[flow/design.v]
`timescale 1ns/1ps
module e0 (x, y);
	input [31:0] x;
	output [31:0] y;
	assign y = {x[1:0],x[31:2]} ^ {x[12:0],x[31:13]} ^ {x[21:0],x[31:22]};
endmodule
module e1 (x, y);
	input [31:0] x;
	output [31:0] y;
	assign y = {x[5:0],x[31:6]} ^ {x[10:0],x[31:11]} ^ {x[24:0],x[31:25]};
endmodule
module ch (x, y, z, o);
	input [31:0] x, y, z;
	output [31:0] o;
	assign o = z ^ (x & (y ^ z));
endmodule
module maj (x, y, z, o);
	input [31:0] x, y, z;
	output [31:0] o;
	assign o = (x & y) | (z & (x | y));
endmodule
module s0 (x, y);
	input [31:0] x;
	output [31:0] y;
	assign y[31:29] = x[6:4] ^ x[17:15];
	assign y[28:0] = {x[3:0], x[31:7]} ^ {x[14:0],x[31:18]} ^ x[31:3];
endmodule
module s1 (x, y);
	input [31:0] x;
	output [31:0] y;
	assign y[31:22] = x[16:7] ^ x[18:9];
	assign y[21:0] = {x[6:0],x[31:17]} ^ {x[8:0],x[31:19]} ^ x[31:10];
endmodule
`timescale 1ns/1ps
module sha256_transform #(
	parameter LOOP = 6'd4
) (
	input clk,
	input feedback,
	input [5:0] cnt,
	input [255:0] rx_state,
	input [511:0] rx_input,
	output reg [255:0] tx_hash
);
	localparam Ks = {
		32'h428a2f98, 32'h71374491, 32'hb5c0fbcf, 32'he9b5dba5,
		32'h3956c25b, 32'h59f111f1, 32'h923f82a4, 32'hab1c5ed5,
		32'hd807aa98, 32'h12835b01, 32'h243185be, 32'h550c7dc3,
		32'h72be5d74, 32'h80deb1fe, 32'h9bdc06a7, 32'hc19bf174,
		32'he49b69c1, 32'hefbe4786, 32'h0fc19dc6, 32'h240ca1cc,
		32'h2de92c6f, 32'h4a7484aa, 32'h5cb0a9dc, 32'h76f988da,
		32'h983e5152, 32'ha831c66d, 32'hb00327c8, 32'hbf597fc7,
		32'hc6e00bf3, 32'hd5a79147, 32'h06ca6351, 32'h14292967,
		32'h27b70a85, 32'h2e1b2138, 32'h4d2c6dfc, 32'h53380d13,
		32'h650a7354, 32'h766a0abb, 32'h81c2c92e, 32'h92722c85,
		32'ha2bfe8a1, 32'ha81a664b, 32'hc24b8b70, 32'hc76c51a3,
		32'hd192e819, 32'hd6990624, 32'hf40e3585, 32'h106aa070,
		32'h19a4c116, 32'h1e376c08, 32'h2748774c, 32'h34b0bcb5,
		32'h391c0cb3, 32'h4ed8aa4a, 32'h5b9cca4f, 32'h682e6ff3,
		32'h748f82ee, 32'h78a5636f, 32'h84c87814, 32'h8cc70208,
		32'h90befffa, 32'ha4506ceb, 32'hbef9a3f7, 32'hc67178f2};
	genvar i;
	generate
		for (i = 0; i < 64/LOOP; i = i + 1) begin : HASHERS
			wire [511:0] W;
			wire [255:0] state;
			if(i == 0)
				sha256_digester U (
					.clk(clk),
					.k(Ks[32*(63-cnt) +: 32]),
					.rx_w(feedback ? W : rx_input),
					.rx_state(feedback ? state : rx_state),
					.tx_w(W),
					.tx_state(state)
				);
			else
				sha256_digester U (
					.clk(clk),
					.k(Ks[32*(63-LOOP*i-cnt) +: 32]),
					.rx_w(feedback ? W : HASHERS[i-1].W),
					.rx_state(feedback ? state : HASHERS[i-1].state),
					.tx_w(W),
					.tx_state(state)
				);
		end
	endgenerate
	always @ (posedge clk)
	begin
		if (!feedback)
		begin
			tx_hash[(((0)+1)*(32)-1):((0)*(32))] <= rx_state[(((0)+1)*(32)-1):((0)*(32))] + HASHERS[64/LOOP-6'd1].state[(((0)+1)*(32)-1):((0)*(32))];
			tx_hash[(((1)+1)*(32)-1):((1)*(32))] <= rx_state[(((1)+1)*(32)-1):((1)*(32))] + HASHERS[64/LOOP-6'd1].state[(((1)+1)*(32)-1):((1)*(32))];
			tx_hash[(((2)+1)*(32)-1):((2)*(32))] <= rx_state[(((2)+1)*(32)-1):((2)*(32))] + HASHERS[64/LOOP-6'd1].state[(((2)+1)*(32)-1):((2)*(32))];
			tx_hash[(((3)+1)*(32)-1):((3)*(32))] <= rx_state[(((3)+1)*(32)-1):((3)*(32))] + HASHERS[64/LOOP-6'd1].state[(((3)+1)*(32)-1):((3)*(32))];
			tx_hash[(((4)+1)*(32)-1):((4)*(32))] <= rx_state[(((4)+1)*(32)-1):((4)*(32))] + HASHERS[64/LOOP-6'd1].state[(((4)+1)*(32)-1):((4)*(32))];
			tx_hash[(((5)+1)*(32)-1):((5)*(32))] <= rx_state[(((5)+1)*(32)-1):((5)*(32))] + HASHERS[64/LOOP-6'd1].state[(((5)+1)*(32)-1):((5)*(32))];
			tx_hash[(((6)+1)*(32)-1):((6)*(32))] <= rx_state[(((6)+1)*(32)-1):((6)*(32))] + HASHERS[64/LOOP-6'd1].state[(((6)+1)*(32)-1):((6)*(32))];
			tx_hash[(((7)+1)*(32)-1):((7)*(32))] <= rx_state[(((7)+1)*(32)-1):((7)*(32))] + HASHERS[64/LOOP-6'd1].state[(((7)+1)*(32)-1):((7)*(32))];
		end
	end
endmodule
module sha256_digester (clk, k, rx_w, rx_state, tx_w, tx_state);
	input clk;
	input [31:0] k;
	input [511:0] rx_w;
	input [255:0] rx_state;
	output reg [511:0] tx_w;
	output reg [255:0] tx_state;
	wire [31:0] e0_w, e1_w, ch_w, maj_w, s0_w, s1_w;
	e0	e0_blk	(rx_state[(((0)+1)*(32)-1):((0)*(32))], e0_w);
	e1	e1_blk	(rx_state[(((4)+1)*(32)-1):((4)*(32))], e1_w);
	ch	ch_blk	(rx_state[(((4)+1)*(32)-1):((4)*(32))], rx_state[(((5)+1)*(32)-1):((5)*(32))], rx_state[(((6)+1)*(32)-1):((6)*(32))], ch_w);
	maj	maj_blk	(rx_state[(((0)+1)*(32)-1):((0)*(32))], rx_state[(((1)+1)*(32)-1):((1)*(32))], rx_state[(((2)+1)*(32)-1):((2)*(32))], maj_w);
	s0	s0_blk	(rx_w[63:32], s0_w);
	s1	s1_blk	(rx_w[479:448], s1_w);
	wire [31:0] t1 = rx_state[(((7)+1)*(32)-1):((7)*(32))] + e1_w + ch_w + rx_w[31:0] + k;
	wire [31:0] t2 = e0_w + maj_w;
	wire [31:0] new_w = s1_w + rx_w[319:288] + s0_w + rx_w[31:0];
	always @ (posedge clk)
	begin
		tx_w[511:480] <= new_w;
		tx_w[479:0] <= rx_w[511:32];
		tx_state[(((7)+1)*(32)-1):((7)*(32))] <= rx_state[(((6)+1)*(32)-1):((6)*(32))];
		tx_state[(((6)+1)*(32)-1):((6)*(32))] <= rx_state[(((5)+1)*(32)-1):((5)*(32))];
		tx_state[(((5)+1)*(32)-1):((5)*(32))] <= rx_state[(((4)+1)*(32)-1):((4)*(32))];
		tx_state[(((4)+1)*(32)-1):((4)*(32))] <= rx_state[(((3)+1)*(32)-1):((3)*(32))] + t1;
		tx_state[(((3)+1)*(32)-1):((3)*(32))] <= rx_state[(((2)+1)*(32)-1):((2)*(32))];
		tx_state[(((2)+1)*(32)-1):((2)*(32))] <= rx_state[(((1)+1)*(32)-1):((1)*(32))];
		tx_state[(((1)+1)*(32)-1):((1)*(32))] <= rx_state[(((0)+1)*(32)-1):((0)*(32))];
		tx_state[(((0)+1)*(32)-1):((0)*(32))] <= t1 + t2;
	end
endmodule
`timescale 1ns/1ps
module fpgaminer_top (clk, rst, midstate, data, mask, golden_nonce, golden_valid);
   parameter LOOP_LOG2 = 5;
   localparam [5:0] LOOP = (6'd1 << LOOP_LOG2);
   localparam [31:0] GOLDEN_NONCE_OFFSET = (32'd1 << (7 - LOOP_LOG2)) + 32'd1;
   input clk;
   input rst;
   input [255:0] midstate;
   input [95:0]  data;
   input [31:0]  mask;
   output reg [31:0] golden_nonce;
   output reg 	     golden_valid;
   reg [255:0] state;
   reg [511:0] data_r;
   reg [31:0]  nonce;
   wire        hash_clk = clk;
   wire [255:0] hash, hash2;
   reg [5:0] 	cnt;
   reg 		feedback;
   sha256_transform #(.LOOP(LOOP)) uut (
					.clk(hash_clk),
					.feedback(feedback),
					.cnt(cnt),
					.rx_state(state),
					.rx_input(data_r),
					.tx_hash(hash)
					);
   sha256_transform #(.LOOP(LOOP)) uut2 (
					 .clk(hash_clk),
					 .feedback(feedback),
					 .cnt(cnt),
					 .rx_state(256'h5be0cd191f83d9ab9b05688c510e527fa54ff53a3c6ef372bb67ae856a09e667),
					 .rx_input({256'h0000010000000000000000000000000000000000000000000000000080000000, hash}),
					 .tx_hash(hash2)
					 );
   reg [255:0] 	midstate_buf, data_buf;
   reg [31:0] 	mask_buf;
   reg 		is_golden_ticket;
   reg 		feedback_d1;
   reg [2:0] 	primed;
   wire [5:0] 	cnt_next;
   wire [31:0] 	nonce_next;
   wire 	feedback_next;
   wire 	reset = rst;
   assign cnt_next =  reset ? 6'd0 : (LOOP == 1) ? 6'd0 : (cnt + 6'd1) & (LOOP-1);
   assign feedback_next = (LOOP == 1) ? 1'b0 : (cnt_next != {(LOOP_LOG2){1'b0}});
   assign nonce_next =
		      reset ? 32'd0 :
		      feedback_next ? nonce : (nonce + 32'd1);
   always @ (posedge hash_clk)
     begin
	midstate_buf <= midstate;
	data_buf <= {160'd0, data};
	mask_buf <= mask;
	cnt <= cnt_next;
	feedback <= feedback_next;
	feedback_d1 <= feedback;
	state <= midstate_buf;
	data_r <= {384'h000002800000000000000000000000000000000000000000000000000000000000000000000000000000000080000000, nonce_next, data_buf[95:0]};
	nonce <= nonce_next;
	if (reset)
	  primed <= 3'd0;
	else if (!feedback_d1 && primed != 3'd6)
	  primed <= primed + 3'd1;
	is_golden_ticket <= ((hash2[255:224] & mask_buf) == 32'h00000000) && !feedback_d1 && (primed == 3'd6) && !reset;
	if(is_golden_ticket)
	  begin
	     if (LOOP == 1)
	       golden_nonce <= nonce - 32'd131;
	     else if (LOOP == 2)
	       golden_nonce <= nonce - 32'd66;
	     else
	       golden_nonce <= nonce - GOLDEN_NONCE_OFFSET;
	  end
	golden_valid <= is_golden_ticket && !reset;
     end
endmodule
[flow/run.sh]
#!/bin/bash
# the make line also repeats each setting of config.mk as NAME=value (left out here)
make -C /OpenROAD-flow-scripts/flow DESIGN_CONFIG=/design/flow/config.mk WORK_HOME=/design/flow/orfs CLKGATE_MAP_FILE= finish
[flow/config.mk]
export PLATFORM = sky130hd
export DESIGN_NAME = fpgaminer_top
export DESIGN_NICKNAME = fpgaminer_top
export VERILOG_FILES = /design/flow/design.v
export SDC_FILE = /design/flow/constraint.sdc
export NUM_CORES = 4
export LEC_CHECK = 0
export CAP_MARGIN = 20
export CORE_MARGIN = 2
export CORE_UTILIZATION = 71
export CTS_CLUSTER_SIZE = 68
export SETUP_SLACK_MARGIN = -0.61
export SLEW_MARGIN = 20
[flow/constraint.sdc]
create_clock -name core_clock -period 6.86 [get_ports {clk}]
set_input_delay 1.3720 -clock core_clock [delete_from_list [all_inputs] [get_ports {clk}]]
set_output_delay 1.3720 -clock core_clock [all_outputs]
set_load 0.01 [all_outputs]
==> results of run 1 <==
==> through the flow <==
stage | TNS [ns] | cells
after floorplan | -77.96 | 17020
after global placement | -139.96 | 23090
after detailed placement | -161.17 | 23090
after CTS | -93.14 | 23880
==> routing by layer <==
layer	GRT usage, %	GRT overflow
met4	69.74	104
met5	23.90	1
met2	89.48	104
met3	47.85	23
met1	72.92	24
==> repair_timing <==
item,4_1_cts
pin swaps,186
endpoints found under the setup margin,144
gates resized,393
gates cloned,2
setup buffers,82
==> out/metrics.csv, run 1 <==
metric,value,unit
outcome,did not finish,
failing_step,5_1_grt,
error,[ERROR GRT-0232] Routing congestion too high. Check the congestion heatmap in the GUI.,
aoi_share,7.285,%
pre_cts_ws,-1.796,ns
place_hpwl,559600,um
placed_area,216400,um^2
gp_congestion,1.147,
synth_cells,17020,
top_cells_by_area,"dfxtp_1, mux2_2, fa_1",
ys_cells,17020,
xor_area_share,8.185,%
die_h,520.3,um
fp_util,71.38,%
num_rows,189,
ys_ff,4172,
synth_area_leader_cell,dfxtp_1,
synth-edff-count,320,
ios,419,
fp_nets,18910,
design.core.area,265100,um^2
async_flop_share,0,%
synthMuxAreaShare,13.25,%
yosys.area_share.adder,13.24,%
netlist_area,189200,um^2
cts_htree_levels,5,
clock-sinks,4172,
numCtsBuffers,394,
cts_root_buffer,clkbuf_16,
postSynthAreaPerCell,11.12,um^2
top_logic_kind,multiplexers,
chipArea,270700,um^2
die-width,520.3,um
yosys-stat-area,189200,um^2
synth.most_common_cell,dfxtp_1,
io_buffer_count,418,
hold_buffers,0,
top_cells_by_count,"dfxtp_1, inv_1, mux2_2",
clockBufferDepth,4,
flop_cell,dfxtp_1,
netlist-cell-type-count,111,
yosys.stat.seqShare,45.83,%
track_usage,70.33,%
yosysWarnings,3,
grt_overflow,256,
top_area_share,40.75,%
yosys.area_share.simple,7.662,%
==> run 2, diff against run 1 <==
Settings changed: ABC_AREA from default to 1, CORE_ASPECT_RATIO from default to 0.99, CORE_UTILIZATION 71 to 16, CTS_CLUSTER_SIZE 68 to default, MIN_ROUTING_LAYER from default to met2, PLACE_DENSITY from default to 0.78, SETUP_SLACK_MARGIN -0.61 to 5.0.
Clock period 6.86 ns to 19.2 ns, I/O delays scaled along.
==> run 2 against run 1 <==
Now fails the layout checks on capacitance limit, slew limit. Synthesized area grew 2.9%. Die size grew to 4.5 times the previous value. Synthesized cell count grew 37%.
==> out/metrics.csv, run 2 <==
metric,value,unit,change
critPathBufInv,9,,
slew_headroom,-3.126,%,
hp-start,midstate_buf[150],,
synth-edff-count,320,,unchanged
clock-sinks,4172,,unchanged
fp_nets,25200,,was 18910
ios,419,,unchanged
fp_util,16.02,%,was 71.38%
num_vias,233000,,
r2r_start,feedback,,
antenna_found_initial,264,,
grt_max_degree,143,,
grt_pass1_wl,1837000,um,
cts_resized,0,,was 393
yosys.area_share.adder,12.82,%,was 13.24%
place_hpwl,1233000,um,was 559600 um
xor_area_share,7.462,%,was 8.185%
yosysWarnings,3,,unchanged
hold_viol,0,,
cp.depth,32,,
worstPathMaxFanout,60,,
path_delay_family,buffers and inverters,,
postSynthAreaPerCell,8.351,um^2,was 11.12 um^2
gp_congestion,1.051,,was 1.147
critical_path_class,reg -> reg,,
synth_area_leader_cell,dfxtp_1,,unchanged
finalClockPeriodUsage,59.94,%,
path_common_cell,nand2_1,,
ys_cells,23310,,was 17020
arrival,12.55,ns,
clockBufferDepth,5,,was 4
slew_violations,2,,
fin_skew,0.1306,ns,
finalSetupViolCount,0,,
top_cells_by_count,"nand2_1, dfxtp_1, inv_1",,"was dfxtp_1, inv_1, mux2_2"
antenna_left,0,,
design.core.area,1215000,um^2,was 265100 um^2
async_flop_share,0,%,unchanged
rr_endpoint,uut2.HASHERS[0].genblk1.U.tx_state[156],,
path_clk_slew,0.06,ns,
slowest_delay,0.98,ns,
aoi_share,9.398,%,was 7.285%
crit_slowest_cell,o311ai_1,,
top_logic_kind,simple AND/OR/NAND/NOR gates,,was multiplexers
grt_overflow,0,,
worstSetupEndpoint,uut2.HASHERS[0].genblk1.U.tx_state[156],,
yosys.area_share.simple,16.98,%,was 7.662%
hold_end,state[150],,
grt_pass1_vias,260200,,
worst-r2r-cell-count,32,,
chipArea,1225000,um^2,was 270700 um^2
start_kind,flop,,
drt_drc_violations_left,0,,
syn_to_final_growth,25.63,%,
ys_ff,4172,,unchanged
num_rows,403,,was 189
wl,1476000,um,
tightest_slew,1.547,ns,
track_usage,35.18,%,
top_area_share,39.62,%,was 40.75%
drv_cap,1,,
so_faults,"capacitance limit, slew limit",,
cts_setup_buffers,0,,was 82
insertion_delay,1.22,ns,
cts_tree,done,,
critPathLaunch,feedback,,
netlist_area,194600,um^2,was 189200 um^2
r2r_slack,7.69,ns,
hp-class,reg -> reg,,
tns,0,ns,
synthMuxAreaShare,0.2250,%,was 13.25%
yosys.stat.seqShare,44.55,%,was 45.83%
required,20.24,ns,
fin_crit,11.51,ns,
end_kind,flop,,
flop_cell,dfxtp_1,,unchanged
netlist-cell-type-count,76,,was 111
numCtsBuffers,580,,was 394
drt-initial-drc-count,32910,,
hold_buffers,0,,unchanged
io_buffer_count,418,,unchanged
nNetsFinal,26080,,
yosys-stat-area,194600,um^2,was 189200 um^2
dr.pass1.iters,9,,
fmax,0.08689,GHz,
top_cells_by_area,"dfxtp_1, nand2_1, fa_1",,"was dfxtp_1, mux2_2, fa_1"
die_h,1101,um,was 520.3 um
routed_via_density,5.523,,
outcome,finished with violations,,was did not finish
post_drt_wl_per_cell,34.98,um,
synth_cells,23310,,was 17020
synth.most_common_cell,nand2_1,,was dfxtp_1
rsz0062_at_grt,false,,
die-width,1113,um,was 520.3 um
warnings,98,,
whs_path_depth,0,,
cts_htree_levels,6,,was 5
cts_root_buffer,clkbuf_16,,unchanged
==> run 2: area by class of cell <==
class | instances | area (um^2)
Tap cell | 16200 | 20270
Multi-Input combinational cell | 14870 | 92340
Inverter | 3633 | 13650
Timing Repair Buffer | 928 | 8303
Clock inverter | 250 | 3256
Fill cell | 136200 | 970200
Antenna cell | 1333 | 3336
Sequential cell | 4172 | 86730
Clock buffer | 801 | 16650
==> run 2: through the flow <==
step / cells / utilization (%) / hold WS [ns] / area [um^2] / worst slack, ns
after floorplan: 23310 / - / 0.3096 / 194600 / 5.311
after global placement: 39780 / 18.16 / 0.3103 / 220600 / 7.975
after detailed placement: 39790 / 18.18 / 0.3121 / 220800 / 7.972
after CTS: 40840 / 19.82 / 0.3127 / 240700 / 7.975
after global routing: 41280 / 19.94 / 0.3033 / 242300 / 7.262
final: 42190 / 20.13 / 0.2828 / 244500 / 7.691
==> run 2: per-layer routing <==
metal / part of all wire (%) / track usage, % / vias to the layer above / wire [um]
met1: 0 / - / 76740 / 0
met2: 45 / 37.37 / 75150 / 669500
met5: 2.4 / 28.46 / - / 36130
li1: - / - / 75170 / -
met4: 4.8 / 4.884 / 652 / 70450
met3: 47 / 51.67 / 5283 / 699800
==> run 3, diff against run 2 <==
Settings changed: ABC_AREA 1 to 0, CORE_UTILIZATION 16 to 68, CTS_CLUSTER_SIZE from default to 64, MAX_ROUTING_LAYER from default to met4, MIN_ROUTING_LAYER met2 to met1, PLACE_DENSITY 0.78 to 0.61, SETUP_SLACK_MARGIN 5.0 to default, SLEW_MARGIN 20 to 40.
Clock period 19.2 ns to 8.3 ns, I/O delays scaled along.
==> run 3 against run 2 <==
The run now fails in 5_1_grt. Die size fell by 77%. Synthesized cell count fell by 27%. Synthesized area fell by 2.8%.
==> out/metrics.csv, run 3 <==
metric,value,unit,change
yosys.stat.seqShare,45.83,%,was 44.55%
top_cells_by_count,"dfxtp_1, inv_1, mux2_2",,"was nand2_1, dfxtp_1, inv_1"
aoi_share,7.285,%,was 9.398%
place_hpwl,552000,um,was 1233000 um
clockBufferDepth,4,,was 5
yosys.area_share.simple,7.662,%,was 16.98%
fp_util,68.44,%,was 16.02%
cts_htree_levels,5,,was 6
num_rows,192,,was 403
numCtsBuffers,397,,was 580
synthMuxAreaShare,13.25,%,was 0.2250%
yosys-stat-area,189200,um^2,was 194600 um^2
ys_ff,4172,,unchanged
xor_area_share,8.185,%,was 7.462%
yosys.area_share.adder,13.24,%,was 12.82%
cts_root_buffer,clkbuf_16,,unchanged
synth_cells,17020,,was 23310
design.core.area,276500,um^2,was 1215000 um^2
gp_congestion,1.110,,was 1.051
fp_nets,18910,,was 25200
top_area_share,40.75,%,was 39.62%
netlist-cell-type-count,111,,was 76
io_buffer_count,418,,unchanged
placed_area,209800,um^2,was 220800 um^2
outcome,did not finish,,was finished with violations
async_flop_share,0,%,unchanged
flop_cell,dfxtp_1,,unchanged
yosysWarnings,3,,unchanged
error,"[ERROR GRT-0229] Vertical edge usage exceeds the maximum allowed. (70, 21) usage=65535 limit=2200",,
postSynthAreaPerCell,11.12,um^2,was 8.351 um^2
top_logic_kind,multiplexers,,was simple AND/OR/NAND/NOR gates
top_cells_by_area,"dfxtp_1, mux2_2, fa_1",,"was dfxtp_1, nand2_1, fa_1"
die_h,528.9,um,was 1101 um
ios,419,,unchanged
chipArea,282500,um^2,was 1225000 um^2
ys_cells,17020,,was 23310
synth-edff-count,320,,unchanged
failing_step,5_1_grt,,
clock-sinks,4172,,unchanged
synth.most_common_cell,dfxtp_1,,was nand2_1
synth_area_leader_cell,dfxtp_1,,unchanged
netlist_area,189200,um^2,was 194600 um^2
die-width,534.2,um,was 1113 um
hold_buffers,0,,unchanged
## run 3: metrics by stage
| step | std cells | setup WS, ns |
|---|---|---|
| floorplan | 17020 | -0.01200 |
| global placement | 22340 | -0.4771 |
| detailed placement | 22340 | -0.5649 |
| CTS | 23100 | -0.05274 |
## run 3: repair_timing
action                     CTS
resized                    139
pin swaps                   63
buffers inserted            27
setup endpoints to repair   53
==> run 4, diff against run 3 <==
Settings changed: ABC_AREA 0 to 1, CORE_ASPECT_RATIO 0.99 to 1.73, CORE_MARGIN 2 to 8, CORE_UTILIZATION 68 to 16, CTS_CLUSTER_SIZE 64 to default, GPL_TIMING_DRIVEN from default to 0, MAX_ROUTING_LAYER met4 to met5, MIN_ROUTING_LAYER met1 to met2, PLACE_DENSITY 0.61 to 0.91, SETUP_SLACK_MARGIN from default to 5.0, SLEW_MARGIN 40 to 25, TNS_END_PERCENT from default to 10.
Clock period 8.3 ns to 19.2 ns, I/O delays scaled along.
==> run 4 against run 3 <==
The flow again stops in 5_1_grt. Synthesized area increased by 2.9%. Die size increased to 4.4 times the previous value. Synthesized cell count increased by 37%.
==> out/metrics.csv, run 4 <==
metric,value,unit,change
outcome,did not finish,,unchanged
failing_step,5_1_grt,,unchanged
error,[ERROR GRT-0116] Global routing finished with congestion. Check the congestion regions in the DRC Viewer.,,"was [ERROR GRT-0229] Vertical edge usage exceeds the maximum allowed. (70, 21) usage=65535 limit=2200"
cts_root_buffer,clkbuf_16,,unchanged
synthMuxAreaShare,0.2250,%,was 13.25%
netlist-cell-type-count,76,,was 111
top_logic_kind,simple AND/OR/NAND/NOR gates,,was multiplexers
top_cells_by_count,"nand2_1, dfxtp_1, inv_1",,"was dfxtp_1, inv_1, mux2_2"
ios,419,,unchanged
track_usage,52.07,%,
clock-sinks,4172,,unchanged
cts_setup_buffers,0,,was 27
fp_util,16.02,%,was 68.44%
ys_ff,4172,,unchanged
aoi_share,9.398,%,was 7.285%
xor_area_share,7.462,%,was 8.185%
yosys-stat-area,194600,um^2,was 189200 um^2
placedCellCount,39830,,was 22340
die_h,1467,um,was 528.9 um
yosysWarnings,3,,unchanged
fp_nets,25200,,was 18910
die-width,854.6,um,was 534.2 um
chipArea,1253000,um^2,was 282500 um^2
clockBufferDepth,4,,unchanged
top_cells_by_area,"dfxtp_1, nand2_1, fa_1",,"was dfxtp_1, mux2_2, fa_1"
numCtsBuffers,409,,was 397
postSynthAreaPerCell,8.351,um^2,was 11.12 um^2
cts_resized,0,,was 139
hold_buffers,0,,unchanged
yosys.stat.seqShare,44.55,%,was 45.83%
gp_congestion,2.469,,was 1.110
placed_area,219800,um^2,was 209800 um^2
top_area_share,39.62,%,was 40.75%
netlist_area,194600,um^2,was 189200 um^2
synth-edff-count,320,,unchanged
flop_cell,dfxtp_1,,unchanged
async_flop_share,0,%,unchanged
place_hpwl,1015000,um,was 552000 um
ys_cells,23310,,was 17020
pre_cts_ws,6.627,ns,was -0.5649 ns
design.core.area,1215000,um^2,was 276500 um^2
synth_cells,23310,,was 17020
synth_area_leader_cell,dfxtp_1,,unchanged
yosys.area_share.simple,16.98,%,was 7.662%
grt_overflow,51690,,
yosys.area_share.adder,12.82,%,was 13.24%
cts_htree_levels,5,,unchanged
num_rows,533,,was 192
io_buffer_count,418,,unchanged
synth.most_common_cell,nand2_1,,was dfxtp_1
==> run 4: per-stage QoR <==
stage          hold slack [ns]
2_1_floorplan           0.3096
3_3_place_gp            0.3123
3_5_place_dp            0.3121
4_1_cts                 0.2551
==> run 4: routing by layer <==
layer / overflow / GRT usage [%]
met4: 7054 / 35.33
met1: - / -
met5: 1823 / 28.44
met2: 20900 / 57.91
met3: 21920 / 57.87
==> run 5, diff against run 4 <==
Settings changed: ABC_AREA 1 to 0, CORE_ASPECT_RATIO 1.73 to 0.99, CORE_MARGIN 8 to 2, CORE_UTILIZATION 16 to 68, CTS_CLUSTER_SIZE from default to 58, GPL_TIMING_DRIVEN 0 to default, MAX_ROUTING_LAYER met5 to default, MIN_ROUTING_LAYER met2 to met1, PLACE_DENSITY 0.91 to default, SETUP_SLACK_MARGIN 5.0 to default, SLEW_MARGIN 25 to 20, TNS_END_PERCENT 10 to default.
Clock period 19.2 ns to 8.36 ns, I/O delays scaled along.
==> run 5 against run 4 <==
The flow again stops in 5_1_grt. Synthesized cell count down 27%. Synthesized area down 2.8%. Die size down 77%.
==> out/metrics.csv, run 5 <==
metric,value,unit,change
clock-sinks,4172,,unchanged
design.core.area,276500,um^2,was 1215000 um^2
synth_area_leader_cell,dfxtp_1,,unchanged
failing_step,5_1_grt,,unchanged
ys_cells,17020,,was 23310
synth_cells,17020,,was 23310
top_logic_kind,multiplexers,,was simple AND/OR/NAND/NOR gates
async_flop_share,0,%,unchanged
die-width,534.2,um,was 854.6 um
cts_root_buffer,clkbuf_16,,unchanged
chipArea,282500,um^2,was 1253000 um^2
top_cells_by_area,"dfxtp_1, mux2_2, fa_1",,"was dfxtp_1, nand2_1, fa_1"
top_cells_by_count,"dfxtp_1, inv_1, mux2_2",,"was nand2_1, dfxtp_1, inv_1"
error,"[ERROR GRT-0229] Vertical edge usage exceeds the maximum allowed. (54, 66) usage=65535 limit=2200",,was [ERROR GRT-0116] Global routing finished with congestion. Check the congestion regions in the DRC Viewer.
pre_cts_ws,-0.3256,ns,was 6.627 ns
num_rows,192,,was 533
xor_area_share,8.185,%,was 7.462%
ys_ff,4172,,unchanged
outcome,did not finish,,unchanged
synth.most_common_cell,dfxtp_1,,was nand2_1
aoi_share,7.285,%,was 9.398%
gp_congestion,1.111,,was 2.469
numCtsBuffers,399,,was 409
synth-edff-count,320,,unchanged
fp_nets,18910,,was 25200
top_area_share,40.75,%,was 39.62%
fp_util,68.44,%,was 16.02%
netlist_area,189200,um^2,was 194600 um^2
io_buffer_count,418,,unchanged
clockBufferDepth,4,,unchanged
yosys.stat.seqShare,45.83,%,was 44.55%
synthMuxAreaShare,13.25,%,was 0.2250%
place_hpwl,553400,um,was 1015000 um
yosys.area_share.adder,13.24,%,was 12.82%
postSynthAreaPerCell,11.12,um^2,was 8.351 um^2
yosys.area_share.simple,7.662,%,was 16.98%
netlist-cell-type-count,111,,was 76
yosys-stat-area,189200,um^2,was 194600 um^2
cts_htree_levels,5,,unchanged
die_h,528.9,um,was 1467 um
flop_cell,dfxtp_1,,unchanged
yosysWarnings,3,,unchanged
ios,419,,unchanged
## run 5: through the flow
stage,std cells,util [%],area [um^2]
after floorplan,17020,-,189500
after global placement,22180,75.33,208300
after detailed placement,22180,75.33,208300
after CTS,22920,80.48,222500
## run 5: what timing repair did
item                       4_1_cts
gates resized                   56
setup buffers                    2
pin swaps                       12
hold buffers                     0
setup endpoints to repair       49
cloned                           0
==> run 6, diff against run 5 <==
Settings changed: ABC_AREA 0 to default, CELL_PAD_IN_SITES_DETAIL_PLACEMENT from default to 0, CORE_ASPECT_RATIO 0.99 to default, CORE_UTILIZATION 68 to 66, CTS_CLUSTER_SIZE 58 to default, GPL_ROUTABILITY_DRIVEN from default to 1, MIN_ROUTING_LAYER met1 to met2, PLACE_DENSITY from default to 0.89, SETUP_SLACK_MARGIN from default to 1.82.
Clock period 8.36 ns to 14.8 ns, I/O delays scaled along.
==> run 6 against run 5 <==
The flow again stops in 5_1_grt. Synthesized cell count did not move. Die size rose by 3.0%. Synthesized area did not move.
==> out/metrics.csv, run 6 <==
metric,value,unit,change
outcome,did not finish,,unchanged
failing_step,5_1_grt,,unchanged
error,[ERROR GRT-0116] Global routing finished with congestion. Check the congestion regions in the DRC Viewer.,,"was [ERROR GRT-0229] Vertical edge usage exceeds the maximum allowed. (54, 66) usage=65535 limit=2200"
top_cells_by_count,"dfxtp_1, inv_1, mux2_2",,unchanged
postSynthAreaPerCell,11.12,um^2,unchanged
top_logic_kind,multiplexers,,unchanged
clock-sinks,4172,,unchanged
hold_buffers,0,,unchanged
synth.most_common_cell,dfxtp_1,,unchanged
yosys-stat-area,189200,um^2,unchanged
synth-edff-count,320,,unchanged
synth_cells,17020,,unchanged
fp_nets,18910,,unchanged
cts_resized,0,,was 56
clockBufferDepth,4,,unchanged
die_h,539.5,um,was 528.9 um
top_area_share,40.75,%,unchanged
chipArea,291000,um^2,was 282500 um^2
xor_area_share,8.185,%,unchanged
flop_cell,dfxtp_1,,unchanged
netlist-cell-type-count,111,,unchanged
gp_congestion,1.331,,was 1.111
synthMuxAreaShare,13.25,%,unchanged
place_hpwl,528000,um,was 553400 um
design.core.area,285200,um^2,was 276500 um^2
cts_setup_buffers,0,,was 2
io_buffer_count,418,,unchanged
numCtsBuffers,403,,was 399
ys_cells,17020,,unchanged
grt_overflow,11,,
fp_util,66.35,%,was 68.44%
ys_ff,4172,,unchanged
aoi_share,7.285,%,unchanged
yosys.stat.seqShare,45.83,%,unchanged
die-width,539.5,um,was 534.2 um
ios,419,,unchanged
netlist_area,189200,um^2,unchanged
yosys.area_share.adder,13.24,%,unchanged
num_rows,196,,was 192
yosys.area_share.simple,7.662,%,unchanged
top_cells_by_area,"dfxtp_1, mux2_2, fa_1",,unchanged
cts_root_buffer,clkbuf_16,,unchanged
track_usage,75.82,%,
cts_htree_levels,5,,unchanged
synth_area_leader_cell,dfxtp_1,,unchanged
async_flop_share,0,%,unchanged
yosysWarnings,3,,unchanged
==> run 6: per-stage QoR <==
step	instances	worst slack, ns	area (um^2)
2_1_floorplan	17020	3.022	189200
3_5_place_dp	20950	3.587	198300
4_1_cts	21700	3.554	212500
3_3_place_gp	20950	3.812	198300
==> run 6: routing by layer <==
metal / global-route usage, % / overflow
met1: - / -
met2: 78.99 / 0
met3: 84.94 / 8
met4: 56.86 / 0
met5: 60.99 / 3
==> run 7, diff against run 6 <==
Settings changed: CELL_PAD_IN_SITES_DETAIL_PLACEMENT 0 to default, CORE_ASPECT_RATIO from default to 0.62, CORE_UTILIZATION 66 to 17, GPL_ROUTABILITY_DRIVEN 1 to 0, HOLD_SLACK_MARGIN from default to -0.01, PLACE_DENSITY 0.89 to default, PLACE_DENSITY_LB_ADDON from default to 0.1, SETUP_SLACK_MARGIN 1.82 to 0.5.
Clock period 14.8 ns to 7.3 ns, I/O delays scaled along.
==> run 7 against run 6 <==
Now fails the layout checks on antenna rules, setup timing. Synthesized cell count stayed put. Die size grew to 3.9 times the previous value. Synthesized area did not move.
==> out/metrics.csv, run 7 <==
metric,value,unit,change
finalSetupViolCount,144,,
register_area,86750,um^2,
wl,1134000,um,
finalNonFillerCells,37290,,
place_hpwl,887300,um,was 528000 um
yosys.area_share.simple,7.662,%,unchanged
flop_cell,dfxtp_1,,unchanged
insertion_delay,1.25,ns,
combGateArea,99480,um^2,
top_usage_layer,met3,,
fp_util,17.03,%,was 66.35%
stdcell_area,267400,um^2,
drt_drc_violations_left,0,,
numCtsBuffers,485,,was 403
r2r_slack,-1.53,ns,
fp_nets,18910,,unchanged
top_area_share,40.75,%,unchanged
pre_cts_ws,-2.244,ns,was 3.587 ns
critical_path_class,reg -> reg,,
critPathBufInv,13,,
synthMuxAreaShare,13.25,%,unchanged
fmax,0.1133,GHz,
grt_pass1_wl,1453000,um,
async_flop_share,0,%,unchanged
grt_overflow,0,,
postSynthAreaPerCell,11.12,um^2,unchanged
ys_ff,4172,,unchanged
path_common_cell,buf_6,,
antenna_left,1,,
yosys.stat.seqShare,45.83,%,unchanged
critPathLaunch,cnt[0],,
hold_buffers,0,,unchanged
met1_usage,0,%,
clockBufferDepth,5,,was 4
grtUsageMet3,48.60,%,
placed_area,239500,um^2,was 198300 um^2
top_cells_by_count,"dfxtp_1, inv_1, mux2_2",,unchanged
xor_area_share,8.185,%,unchanged
hp-class,reg -> reg,,
synth_cells,17020,,unchanged
synth-edff-count,320,,unchanged
track_usage,29.99,%,
drv_cap,0,,
finalClockPeriodUsage,120.9,%,
cts_tree,done,,
clock-sinks,4172,,unchanged
whs_path_depth,0,,
outcome,finished with violations,,was did not finish
yosys.area_share.adder,13.24,%,unchanged
yosysWarnings,3,,unchanged
synth.most_common_cell,dfxtp_1,,unchanged
slowest_delay,0.54,ns,
crit_slowest_cell,fa_1,,
hp-start,midstate_buf[188],,
chipArea,1122000,um^2,was 291000 um^2
top_cells_by_area,"dfxtp_1, mux2_2, fa_1",,unchanged
holdWs,0.2277,ns,
worstSetupEndpoint,uut.HASHERS[1].genblk1.U.tx_state[155],,
hold_viol,0,,
yosys-stat-area,189200,um^2,unchanged
rsz0062_at_grt,true,,
placedCellCount,35240,,was 20950
slew_headroom,4.940,%,
ios,419,,unchanged
tightest_slew,1.420,ns,
required,8.32,ns,
warnings,61,,
aoi_share,7.285,%,unchanged
antenna_found_initial,188,,
die-width,1344,um,was 539.5 um
grt_max_degree,113,,
cts_htree_levels,5,,unchanged
num_vias,203700,,
final.setup.worst_slack,-1.527,ns,
ys_cells,17020,,unchanged
cp.depth,45,,
num_rows,305,,was 196
design.core.area,1111000,um^2,was 285200 um^2
drt-initial-drc-count,25360,,
routed_via_density,5.463,,
syn_to_final_growth,41.33,%,
fin_crit,8.827,ns,
end_kind,flop,,
fillerInstances,119000,,
start_kind,flop,,
worstPathMaxFanout,4,,
nNetsFinal,23010,,
slew_violations,0,,
worst-r2r-cell-count,45,,
rr_endpoint,uut.HASHERS[1].genblk1.U.tx_state[155],,
grt_pass1_vias,229400,,
path_clk_slew,0.07,ns,
netlist_area,189200,um^2,unchanged
die_h,834.8,um,was 539.5 um
fin_skew,0.2032,ns,
synth_area_leader_cell,dfxtp_1,,unchanged
post_drt_wl_per_cell,30.40,um,
grt_use_met2,26.04,%,
top_logic_kind,multiplexers,,unchanged
netlist-cell-type-count,111,,unchanged
cts_root_buffer,clkbuf_16,,unchanged
r2r_start,cnt[0],,
arrival,9.85,ns,
dr.pass1.iters,15,,
hold_end,state[188],,
io_buffer_count,418,,unchanged
so_faults,"antenna rules, setup timing",,
path_delay_family,AND-OR/OR-AND gates,,
-- run 7: metrics by stage --
| stage | utilization [%] | setup TNS, ns |
|---|---|---|
| finish | 24.07 | -109.26 |
| global route | 23.94 | -138.81 |
| CTS | 23.57 | -80.18 |
| detailed placement | 21.55 | -209.12 |
| global placement | 21.55 | -255.18 |
| floorplan | - | -33.00 |
-- run 7: metal layers --
layer / vias up / routed length, um
li1: 65360 / -
met1: 66890 / 0
met2: 65320 / 433100
met3: 5213 / 597200
met4: 947 / 54780
met5: - / 48820
-- run 7: timing repair --
action                                  in CTS  in global routing
setup buffers                              141                 93
resized                                    784                445
pin swaps                                  306                277
gates cloned                                25                  1
endpoints found under the setup margin     259                236
-- run 7: area by class of cell --
class / count / share of cell area, %
timing repair buffer: 4148 / 13.94
sequential: 4172 / 32.44
antenna: 892 / 0.8346
clock inverter: 212 / 1.021
multi-input combinational: 10630 / 37.20
inverter: 1677 / 2.376
tap: 14890 / 6.966
clock buffer: 674 / 5.226
==> run 8, diff against run 7 <==
Settings changed: ABC_AREA from default to 1, CORE_ASPECT_RATIO 0.62 to 0.99, CORE_MARGIN 2 to 8, CORE_UTILIZATION 17 to 16, GPL_ROUTABILITY_DRIVEN 0 to default, HOLD_SLACK_MARGIN -0.01 to default, MAX_ROUTING_LAYER from default to met5, PLACE_DENSITY from default to 0.91, PLACE_DENSITY_LB_ADDON 0.1 to default, SETUP_SLACK_MARGIN 0.5 to 5.0, SLEW_MARGIN 20 to 25, TNS_END_PERCENT from default to 75.
Clock period 7.3 ns to 19.2 ns, I/O delays scaled along.
==> run 8 against run 7 <==
The flow now stops in 5_1_grt. Die size increased by 12%. Synthesized cell count up 37%. Synthesized area is 2.9% higher.
==> out/metrics.csv, run 8 <==
metric,value,unit,change
synth_area_leader_cell,dfxtp_1,,unchanged
fp_nets,25200,,was 18910
synth-edff-count,320,,unchanged
top_area_share,39.62,%,was 40.75%
fp_util,16.02,%,was 17.03%
top_cells_by_area,"dfxtp_1, nand2_1, fa_1",,"was dfxtp_1, mux2_2, fa_1"
synth.most_common_cell,nand2_1,,was dfxtp_1
yosys.stat.seqShare,44.55,%,was 45.83%
numCtsBuffers,433,,was 485
error,[ERROR GRT-0116] Global routing finished with congestion. Check the congestion regions in the DRC Viewer.,,
netlist_area,194600,um^2,was 189200 um^2
ys_cells,23310,,was 17020
netlist-cell-type-count,76,,was 111
chipArea,1252000,um^2,was 1122000 um^2
ios,419,,unchanged
cts_root_buffer,clkbuf_16,,unchanged
synth_cells,23310,,was 17020
failing_step,5_1_grt,,
outcome,did not finish,,was finished with violations
cts_htree_levels,5,,unchanged
aoi_share,9.398,%,was 7.285%
grt_overflow,274,,
num_rows,403,,was 305
ys_ff,4172,,unchanged
design.core.area,1215000,um^2,was 1111000 um^2
gp_congestion,1.412,,
postSynthAreaPerCell,8.351,um^2,was 11.12 um^2
die_h,1113,um,was 834.8 um
yosys.area_share.adder,12.82,%,was 13.24%
cts_setup_buffers,0,,was 141
async_flop_share,0,%,unchanged
clockBufferDepth,5,,unchanged
clock-sinks,4172,,unchanged
top_logic_kind,simple AND/OR/NAND/NOR gates,,was multiplexers
yosys.area_share.simple,16.98,%,was 7.662%
cts_resized,0,,was 784
yosysWarnings,3,,unchanged
top_cells_by_count,"nand2_1, dfxtp_1, inv_1",,"was dfxtp_1, inv_1, mux2_2"
io_buffer_count,418,,unchanged
track_usage,26.42,%,
place_hpwl,745900,um,was 887300 um
placed_area,217400,um^2,was 239500 um^2
yosys-stat-area,194600,um^2,was 189200 um^2
flop_cell,dfxtp_1,,unchanged
die-width,1125,um,was 1344 um
synthMuxAreaShare,0.2250,%,was 13.25%
hold_buffers,0,,unchanged
xor_area_share,7.462,%,was 8.185%
-- run 8: per-stage QoR --
step           hold WS (ns)  utilization (%)  worst slack (ns)  instances
3_3_place_gp         0.3119            17.88             7.421      39410
3_5_place_dp         0.3121            17.90             7.849      39420
4_1_cts              0.2608            19.11             7.706      40200
2_1_floorplan        0.3096                -             5.311      23310
-- run 8: layer usage --
metal | global-route usage (%) | overflow
met1 | - | -
met2 | 26.88 | 35
met3 | 31.79 | 185
met4 | 18.86 | 23
met5 | 16.74 | 31
==> run 9, diff against run 8 <==
Settings changed: ABC_AREA 1 to default, CORE_ASPECT_RATIO 0.99 to default, CORE_MARGIN 8 to 2, CORE_UTILIZATION 16 to 56, MAX_ROUTING_LAYER met5 to default, MIN_ROUTING_LAYER met2 to default, PLACE_DENSITY 0.91 to default, SETUP_SLACK_MARGIN 5.0 to 2.17, SLEW_MARGIN 25 to 20, TNS_END_PERCENT 75 to default.
Clock period 19.2 ns to 7.96 ns, I/O delays scaled along.
==> run 9 against run 8 <==
Now fails the layout checks on setup timing. Synthesized cell count fell by 27%. Synthesized area fell by 2.8%. Die size fell by 73%.
==> out/metrics.csv, run 9 <==
metric,value,unit,change
required,8.86,ns,
chipArea,342600,um^2,was 1252000 um^2
path_common_cell,fa_1,,
drt_drc_violations_left,0,,
hold_end,state[189],,
flop_cell,dfxtp_1,,unchanged
pre_cts_ws,-1.302,ns,was 7.849 ns
worst-r2r-cell-count,38,,
drt-initial-drc-count,12760,,
top_usage_layer,met2,,
fmax,0.1216,GHz,
path_clk_slew,0.07,ns,
async_flop_share,0,%,unchanged
track_usage,39.92,%,
fillerInstances,24520,,
drv_cap,0,,
finalNonFillerCells,24760,,
clock-sinks,4172,,unchanged
fp_util,56.22,%,was 16.02%
antenna_left,0,,
fin_skew,0.1008,ns,
cts_root_buffer,clkbuf_16,,unchanged
nNetsFinal,21750,,
die-width,585.3,um,was 1125 um
hold_viol,0,,
die_h,585.3,um,was 1113 um
cts_tree,done,,
hold_buffers,0,,unchanged
synth_cells,17020,,was 23310
yosys-stat-area,189200,um^2,was 194600 um^2
whs_path_depth,0,,
wl,704800,um,
netlist-cell-type-count,111,,was 76
grtUsageMet3,7.566,%,
hp-class,reg -> reg,,
hp-start,midstate_buf[189],,
yosys.area_share.adder,13.24,%,was 12.82%
synth_area_leader_cell,dfxtp_1,,unchanged
tightest_slew,1.145,ns,
insertion_delay,1.04,ns,
fp_nets,18910,,was 25200
netlist_area,189200,um^2,was 194600 um^2
cts_htree_levels,5,,unchanged
dr.pass1.iters,8,,
arrival,9.12,ns,
so_faults,setup timing,,
numCtsBuffers,414,,was 433
place_hpwl,566700,um,was 745900 um
critical_path_class,reg -> reg,,
synth-edff-count,320,,unchanged
post_drt_wl_per_cell,28.47,um,
slew_violations,0,,
grt_max_degree,154,,
yosys.stat.seqShare,45.83,%,was 44.55%
synthMuxAreaShare,13.25,%,was 0.2250%
warnings,58,,
top_cells_by_count,"dfxtp_1, inv_1, mux2_2",,"was nand2_1, dfxtp_1, inv_1"
slowest_delay,0.56,ns,
antenna_found_initial,48,,
top_area_share,40.75,%,was 39.62%
io_buffer_count,418,,unchanged
ys_cells,17020,,was 23310
num_vias,137000,,
final_core_util,70.68,%,
synth.most_common_cell,dfxtp_1,,was nand2_1
rsz0062_at_grt,true,,
path_delay_family,AND-OR/OR-AND gates,,
placedCellCount,23700,,was 39420
crit_slowest_cell,fa_1,,
end_kind,flop,,
start_kind,flop,,
clockBufferDepth,4,,was 5
grt_pass1_wl,965400,um,
grt_overflow,0,,
grt_use_met2,60.64,%,
ios,419,,unchanged
met1_usage,51.56,%,
worstSetupEndpoint,uut2.HASHERS[0].genblk1.U.tx_state[31],,
finalClockPeriodUsage,103.3,%,
yosysWarnings,3,,unchanged
cp.depth,38,,
placed_area,215200,um^2,was 217400 um^2
grt_pass1_vias,134400,,
rr_endpoint,uut2.HASHERS[0].genblk1.U.tx_state[31],,
critPathBufInv,7,,
stdcell_area,237900,um^2,
gp_congestion,1.052,,was 1.412
outcome,finished with violations,,was did not finish
worstPathMaxFanout,4,,
ys_ff,4172,,unchanged
r2r_slack,-0.27,ns,
num_rows,213,,was 403
yosys.area_share.simple,7.662,%,was 16.98%
postSynthAreaPerCell,11.12,um^2,was 8.351 um^2
final.setup.worst_slack,-0.2651,ns,
finalSetupViolCount,35,,
top_cells_by_area,"dfxtp_1, mux2_2, fa_1",,"was dfxtp_1, nand2_1, fa_1"
syn_to_final_growth,25.73,%,
fin_crit,8.225,ns,
xor_area_share,8.185,%,was 7.462%
slew_headroom,22.99,%,
design.core.area,336600,um^2,was 1215000 um^2
aoi_share,7.285,%,was 9.398%
r2r_start,cnt[1],,
top_logic_kind,multiplexers,,was simple AND/OR/NAND/NOR gates
critPathLaunch,cnt[1],,
routed_via_density,5.532,,
-- run 9: metal layers --
layer	wire length (um)	up-vias	share of wire (%)
met5	115	-	0.016
met4	58990	18	8.4
met3	58870	1504	8.4
met2	305000	5930	43
met1	281800	67180	40
li1	-	62350	-
-- run 9: area by class of cell --
cell class | count | area, um^2 | share of cell area, %
multi-input combinational | 10630 | 99180 | 41.69
sequential | 4172 | 86740 | 36.46
timing repair buffer | 2965 | 25250 | 10.61
clock buffer | 564 | 11830 | 4.973
inverter | 1677 | 6336 | 2.663
tap | 4515 | 5649 | 2.374
clock inverter | 215 | 2875 | 1.208
antenna | 24 | 60.06 | 0.02524
-- run 9: stage by stage --
step,hold slack [ns],setup TNS (ns)
5_1_grt,0.2969,-15.76
2_1_floorplan,0.3096,-1.335
3_5_place_dp,0.3121,-55.69
6_report,0.2810,-3.504
4_1_cts,0.2933,-0.09318
3_3_place_gp,0.3102,-49.75
-- run 9: repair_timing --
item | 4_1_cts | 5_1_grt
cloned | 4 | 19
resized | 720 | 424
buffers inserted | 125 | 113
pin swaps | 369 | 301
endpoints found under the hold margin | 0 | 0
setup endpoints to repair | 323 | 316
==> run 10, diff against run 9 <==
Settings changed: ABC_AREA from default to 1, CORE_ASPECT_RATIO from default to 0.7, CORE_UTILIZATION 56 to 72, CTS_CLUSTER_DIAMETER from default to 373, CTS_CLUSTER_SIZE from default to 10, HOLD_SLACK_MARGIN from default to 0.29, PLACE_DENSITY_LB_ADDON from default to 0.13, SETUP_SLACK_MARGIN 2.17 to 1.66, TNS_END_PERCENT from default to 5.
Clock period 7.96 ns to 5.53 ns, I/O delays scaled along.
==> run 10 against run 9 <==
The flow now stops in 5_1_grt. Synthesized cell count is 37% higher. Die size is 20% lower. Synthesized area grew 2.9%.
==> out/metrics.csv, run 10 <==
metric,value,unit,change
outcome,did not finish,,was finished with violations
failing_step,5_1_grt,,
error,[ERROR GRT-0116] Global routing finished with congestion. Check the congestion regions in the DRC Viewer.,,
cts_htree_levels,5,,unchanged
yosys-stat-area,194600,um^2,was 189200 um^2
place_hpwl,672800,um,was 566700 um
num_rows,159,,was 213
synthMuxAreaShare,0.2250,%,was 13.25%
clock-sinks,4172,,unchanged
postSynthAreaPerCell,8.351,um^2,was 11.12 um^2
synth.most_common_cell,nand2_1,,was dfxtp_1
placedCellCount,30360,,was 23700
top_cells_by_count,"nand2_1, dfxtp_1, inv_1",,"was dfxtp_1, inv_1, mux2_2"
track_usage,85.80,%,
die-width,625.5,um,was 585.3 um
placed_area,229600,um^2,was 215200 um^2
pre_cts_ws,-2.167,ns,was -1.302 ns
top_area_share,39.62,%,was 40.75%
fp_util,72.47,%,was 56.22%
design.core.area,268600,um^2,was 336600 um^2
chipArea,274600,um^2,was 342600 um^2
netlist_area,194600,um^2,was 189200 um^2
ios,419,,unchanged
die_h,439.0,um,was 585.3 um
async_flop_share,0,%,unchanged
top_cells_by_area,"dfxtp_1, nand2_1, fa_1",,"was dfxtp_1, mux2_2, fa_1"
top_logic_kind,simple AND/OR/NAND/NOR gates,,was multiplexers
synth_cells,23310,,was 17020
synth-edff-count,320,,unchanged
yosys.area_share.adder,12.82,%,was 13.24%
numCtsBuffers,459,,was 414
io_buffer_count,418,,unchanged
cts_root_buffer,clkbuf_16,,unchanged
yosys.area_share.simple,16.98,%,was 7.662%
yosysWarnings,3,,unchanged
ys_ff,4172,,unchanged
xor_area_share,7.462,%,was 8.185%
ys_cells,23310,,was 17020
gp_congestion,1.391,,was 1.052
aoi_share,9.398,%,was 7.285%
netlist-cell-type-count,76,,was 111
yosys.stat.seqShare,44.55,%,was 45.83%
grt_overflow,3254,,
synth_area_leader_cell,dfxtp_1,,unchanged
fp_nets,25200,,was 18910
clockBufferDepth,4,,unchanged
flop_cell,dfxtp_1,,unchanged
run 10: through the flow:
step / hold slack, ns / setup TNS, ns
floorplan: 0.3096 / -105.53
global placement: 0.3109 / -319.36
detailed placement: 0.3121 / -364.65
CTS: 0.2921 / -296.07
run 10: routing by layer:
layer	overflow	global-route usage, %
met2	1400	94.97
met1	577	85.81
met3	449	79.72
met5	49	66.95
met4	779	80.17
run 10: repair_timing:
item                       4_1_cts
setup endpoints to repair      380
buffers inserted                94
hold endpoints to repair         1
hold buffers                     1
pin swaps                      202
resized                        672
==> run 11, diff against run 10 <==
Settings changed: CORE_ASPECT_RATIO 0.7 to 0.99, CORE_UTILIZATION 72 to 56, CTS_CLUSTER_DIAMETER 373 to default, CTS_CLUSTER_SIZE 10 to default, HOLD_SLACK_MARGIN 0.29 to default, MIN_ROUTING_LAYER from default to met1, PLACE_DENSITY_LB_ADDON 0.13 to default, SETUP_SLACK_MARGIN 1.66 to 5.0, TNS_END_PERCENT 5 to default.
Clock period 5.53 ns to 19.2 ns, I/O delays scaled along.
==> run 11 against run 10 <==
Now clean on timing, DRC and antenna. Synthesized cell count unchanged. Die size up 28%. Synthesized area is the same.
==> out/metrics.csv, run 11 <==
metric,value,unit,change
worstSetupEndpoint,uut2.HASHERS[0].genblk1.U.tx_state[31],,
die_h,590.6,um,was 439.0 um
fp_util,56.22,%,was 72.47%
hold_end,data_r[89],,
required,20.05,ns,
final.setup.worst_slack,8.249,ns,
aoi_share,9.398,%,unchanged
io_buffer_count,418,,unchanged
syn_to_final_growth,11.80,%,
wl,856700,um,
finalClockPeriodUsage,57.04,%,
clockBufferDepth,4,,unchanged
cts_resized,0,,was 672
synthMuxAreaShare,0.2250,%,unchanged
antenna_left,0,,
postSynthAreaPerCell,8.351,um^2,unchanged
critPathLaunch,feedback,,
die-width,596.5,um,was 625.5 um
tightest_slew,1.280,ns,
outcome,no timing/DRC/antenna violations,,was did not finish
clock-sinks,4172,,unchanged
netlist_area,194600,um^2,unchanged
post_drt_wl_per_cell,29.85,um,
tns,0,ns,
critPathBufInv,8,,
grt_max_degree,214,,
num_rows,215,,was 159
nNetsFinal,25590,,
design.core.area,346200,um^2,was 268600 um^2
fin_skew,0.1169,ns,
arrival,11.80,ns,
grt_pass1_wl,1155000,um,
rsz0062_at_grt,false,,
start_kind,flop,,
synth.most_common_cell,nand2_1,,unchanged
top_cells_by_area,"dfxtp_1, nand2_1, fa_1",,unchanged
hp-class,reg -> reg,,
yosys.stat.seqShare,44.55,%,unchanged
yosys.area_share.simple,16.98,%,unchanged
netlist-cell-type-count,76,,unchanged
synth-edff-count,320,,unchanged
slew_headroom,12.25,%,
drt_drc_violations_left,0,,
cts_htree_levels,5,,unchanged
ys_ff,4172,,unchanged
top_area_share,39.62,%,unchanged
track_usage,47.10,%,
critical_path_class,reg -> reg,,
crit_slowest_cell,buf_4,,
r2r_start,feedback,,
grt_pass1_vias,154000,,
whs_path_depth,0,,
cts_setup_buffers,0,,was 94
yosysWarnings,3,,unchanged
ys_cells,23310,,unchanged
place_hpwl,700400,um,was 672800 um
top_logic_kind,simple AND/OR/NAND/NOR gates,,unchanged
async_flop_share,0,%,unchanged
cts_root_buffer,clkbuf_16,,unchanged
hold_viol,0,,
fin_crit,10.95,ns,
hp-start,data_buf[89],,
synth_area_leader_cell,dfxtp_1,,unchanged
top_cells_by_count,"nand2_1, dfxtp_1, inv_1",,unchanged
fmax,0.09132,GHz,
cts_tree,done,,
yosys-stat-area,194600,um^2,unchanged
path_delay_family,buffers and inverters,,
flop_cell,dfxtp_1,,unchanged
fp_nets,25200,,unchanged
slew_violations,0,,
ios,419,,unchanged
rr_endpoint,uut2.HASHERS[0].genblk1.U.tx_state[31],,
pre_cts_ws,8.753,ns,was -2.167 ns
finalSetupViolCount,0,,
worst-r2r-cell-count,29,,
drv_cap,0,,
r2r_slack,8.25,ns,
synth_cells,23310,,unchanged
insertion_delay,1.06,ns,
end_kind,flop,,
dr.pass1.iters,14,,
num_vias,164800,,
warnings,109,,
worstPathMaxFanout,142,,
antenna_found_initial,111,,
hold_buffers,0,,was 1
grt_overflow,0,,
numCtsBuffers,413,,was 459
stdcell_area,217600,um^2,
placed_area,203200,um^2,was 229600 um^2
chipArea,352300,um^2,was 274600 um^2
cp.depth,29,,
gp_congestion,1.134,,was 1.391
routed_via_density,5.742,,
slowest_delay,0.80,ns,
path_clk_slew,0.06,ns,
xor_area_share,7.462,%,unchanged
drt-initial-drc-count,23470,,
yosys.area_share.adder,12.82,%,unchanged
[run 11: per-stage QoR]
stage	instances	hold WS (ns)	utilization [%]
floorplan	23310	0.3096	-
global placement	27830	0.3101	58.66
detailed placement	27840	0.3121	58.69
CTS	28600	0.2904	62.77
global route	28660	0.2816	62.83
finish	28700	0.2959	62.86
[run 11: final cells by class]
| type | instances | area [um^2] |
|---|---|---|
| Tap cell | 4557 | 5702 |
| Clock inverter | 187 | 2163 |
| Multi-Input combinational cell | 14870 | 91470 |
| Inverter | 3633 | 13640 |
| Fill cell | 28990 | 128600 |
| Sequential cell | 4172 | 86730 |
| Antenna cell | 94 | 235.2 |
| Timing Repair Buffer | 606 | 5717 |
| Clock buffer | 580 | 11960 |
[run 11: per-layer routing]
metal	GRT usage, %	vias up	share of wire [%]
met4	40.66	42	10
met2	67.60	10630	41
met5	0	-	0.031
met3	12.59	2657	12
li1	-	73210	-
met1	58.68	78280	37
==> run 12, diff against run 11 <==
Settings changed: ABC_AREA 1 to default, CAP_MARGIN 20 to 0, CORE_ASPECT_RATIO 0.99 to default, CORE_UTILIZATION 56 to 70, CTS_CLUSTER_SIZE from default to 37, MIN_ROUTING_LAYER met1 to default, PLACE_DENSITY from default to 0.6, SETUP_SLACK_MARGIN 5.0 to -0.66.
Clock period 19.2 ns to 7.34 ns, I/O delays scaled along.
==> run 12 against run 11 <==
The flow now stops in 5_1_grt. Synthesized cell count down 27%. Synthesized area fell by 2.8%. Die size decreased by 22%.
==> out/metrics.csv, run 12 <==
metric,value,unit,change
top_cells_by_count,"dfxtp_1, inv_1, mux2_2",,"was nand2_1, dfxtp_1, inv_1"
yosys-stat-area,189200,um^2,was 194600 um^2
postSynthAreaPerCell,11.12,um^2,was 8.351 um^2
failing_step,5_1_grt,,
synthMuxAreaShare,13.25,%,was 0.2250%
hold_buffers,0,,unchanged
error,[ERROR GRT-0232] Routing congestion too high. Check the congestion heatmap in the GUI.,,
ys_ff,4172,,unchanged
fp_util,70.51,%,was 56.22%
yosysWarnings,3,,unchanged
async_flop_share,0,%,unchanged
grt_overflow,29,,
netlist-cell-type-count,111,,was 76
clockBufferDepth,4,,unchanged
cts_root_buffer,clkbuf_16,,unchanged
clock-sinks,4172,,unchanged
io_buffer_count,418,,unchanged
top_area_share,40.75,%,was 39.62%
synth-edff-count,320,,unchanged
gp_congestion,1.169,,was 1.134
ys_cells,17020,,was 23310
yosys.stat.seqShare,45.83,%,was 44.55%
die_h,523.9,um,was 590.6 um
numCtsBuffers,396,,was 413
track_usage,65.62,%,
placed_area,214200,um^2,was 203200 um^2
synth_area_leader_cell,dfxtp_1,,unchanged
yosys.area_share.adder,13.24,%,was 12.82%
synth.most_common_cell,dfxtp_1,,was nand2_1
netlist_area,189200,um^2,was 194600 um^2
pre_cts_ws,-1.534,ns,was 8.753 ns
num_rows,190,,was 215
synth_cells,17020,,was 23310
aoi_share,7.285,%,was 9.398%
outcome,did not finish,,was no timing/DRC/antenna violations
place_hpwl,550800,um,was 700400 um
yosys.area_share.simple,7.662,%,was 16.98%
chipArea,274500,um^2,was 352300 um^2
top_cells_by_area,"dfxtp_1, mux2_2, fa_1",,"was dfxtp_1, nand2_1, fa_1"
fp_nets,18910,,was 25200
cts_htree_levels,5,,unchanged
ios,419,,unchanged
flop_cell,dfxtp_1,,unchanged
xor_area_share,8.185,%,was 7.462%
top_logic_kind,multiplexers,,was simple AND/OR/NAND/NOR gates
die-width,523.9,um,was 596.5 um
design.core.area,268400,um^2,was 346200 um^2
run 12: what timing repair did:
item / CTS
setup endpoints to repair: 91
setup buffers: 89
gates cloned: 2
pin swaps: 155
resized: 321
run 12: per-stage QoR:
stage          TNS (ns)  cells  util, %  hold slack (ns)
4_1_cts          -47.60  23620    85.86           0.2757
3_5_place_dp    -104.38  22830    79.81           0.3121
3_3_place_gp     -84.54  22830    79.81           0.3095
2_1_floorplan    -32.54  17020        -           0.3096
run 12: per-layer routing:
| metal | GRT usage (%) | overflow |
|---|---|---|
| met1 | 69.25 | 1 |
| met2 | 85.65 | 8 |
| met3 | 40.37 | 8 |
| met4 | 64.75 | 12 |
| met5 | 20.81 | 0 |
==> run 13, diff against run 12 <==
Settings changed: CAP_MARGIN 0 to 20, CELL_PAD_IN_SITES_DETAIL_PLACEMENT from default to 1, CORE_ASPECT_RATIO from default to 0.82, CORE_UTILIZATION 70 to 55, CTS_CLUSTER_SIZE 37 to 42, GPL_ROUTABILITY_DRIVEN from default to 1, GPL_TIMING_DRIVEN from default to 0, HOLD_SLACK_MARGIN from default to -0.03, MIN_ROUTING_LAYER from default to met1, PLACE_DENSITY 0.6 to default, SETUP_SLACK_MARGIN -0.66 to 1.43.
==> run 13 against run 12 <==
The run again fails in 5_1_grt. Synthesized cell count stayed put. Synthesized area stayed put. Die size is 27% higher.
==> out/metrics.csv, run 13 <==
metric,value,unit,change
yosys-stat-area,189200,um^2,unchanged
synth.most_common_cell,dfxtp_1,,unchanged
grt_overflow,117,,
netlist_area,189200,um^2,unchanged
die_h,535.2,um,was 523.9 um
top_area_share,40.75,%,unchanged
top_logic_kind,multiplexers,,unchanged
place_hpwl,811400,um,was 550800 um
async_flop_share,0,%,unchanged
yosys.stat.seqShare,45.83,%,unchanged
clock-sinks,4172,,unchanged
top_cells_by_area,"dfxtp_1, mux2_2, fa_1",,unchanged
gp_congestion,1.174,,was 1.169
chipArea,348800,um^2,was 274500 um^2
io_buffer_count,417,,was 418
flop_cell,dfxtp_1,,unchanged
synthMuxAreaShare,13.25,%,unchanged
top_cells_by_count,"dfxtp_1, inv_1, mux2_2",,unchanged
failing_step,5_1_grt,,unchanged
ys_cells,17020,,unchanged
synth_area_leader_cell,dfxtp_1,,unchanged
fp_nets,18910,,unchanged
yosysWarnings,3,,unchanged
numCtsBuffers,399,,was 396
track_usage,77.27,%,
fp_util,55.12,%,was 70.51%
postSynthAreaPerCell,11.12,um^2,unchanged
yosys.area_share.adder,13.24,%,unchanged
synth-edff-count,320,,unchanged
cts_root_buffer,clkbuf_16,,unchanged
netlist-cell-type-count,111,,unchanged
synth_cells,17020,,unchanged
outcome,did not finish,,unchanged
yosys.area_share.simple,7.662,%,unchanged
design.core.area,343300,um^2,was 268400 um^2
hold_buffers,0,,unchanged
ios,419,,unchanged
aoi_share,7.285,%,unchanged
error,[ERROR GRT-0232] Routing congestion too high. Check the congestion heatmap in the GUI.,,unchanged
clockBufferDepth,4,,unchanged
xor_area_share,8.185,%,unchanged
cts_htree_levels,5,,unchanged
num_rows,195,,was 190
die-width,651.8,um,was 523.9 um
ys_ff,4172,,unchanged
-- run 13: routing by layer --
metal	GRT overflow	track usage [%]
met5	2	47.77
met2	42	86.81
met3	15	69.83
met1	12	81.08
met4	46	65.74
-- run 13: repair_timing --
action	CTS
cloned	1
pin swaps	375
resized	1395
buffers inserted	502
setup endpoints to repair	399
-- run 13: through the flow --
step | util (%) | area, um^2 | worst slack (ns) | cells
after floorplan | - | 190100 | -0.7721 | 17020
after global placement | 58.25 | 200000 | -6.966 | 21970
after CTS | 66.52 | 228300 | -1.982 | 23330
after detailed placement | 59.14 | 203000 | -5.864 | 22100
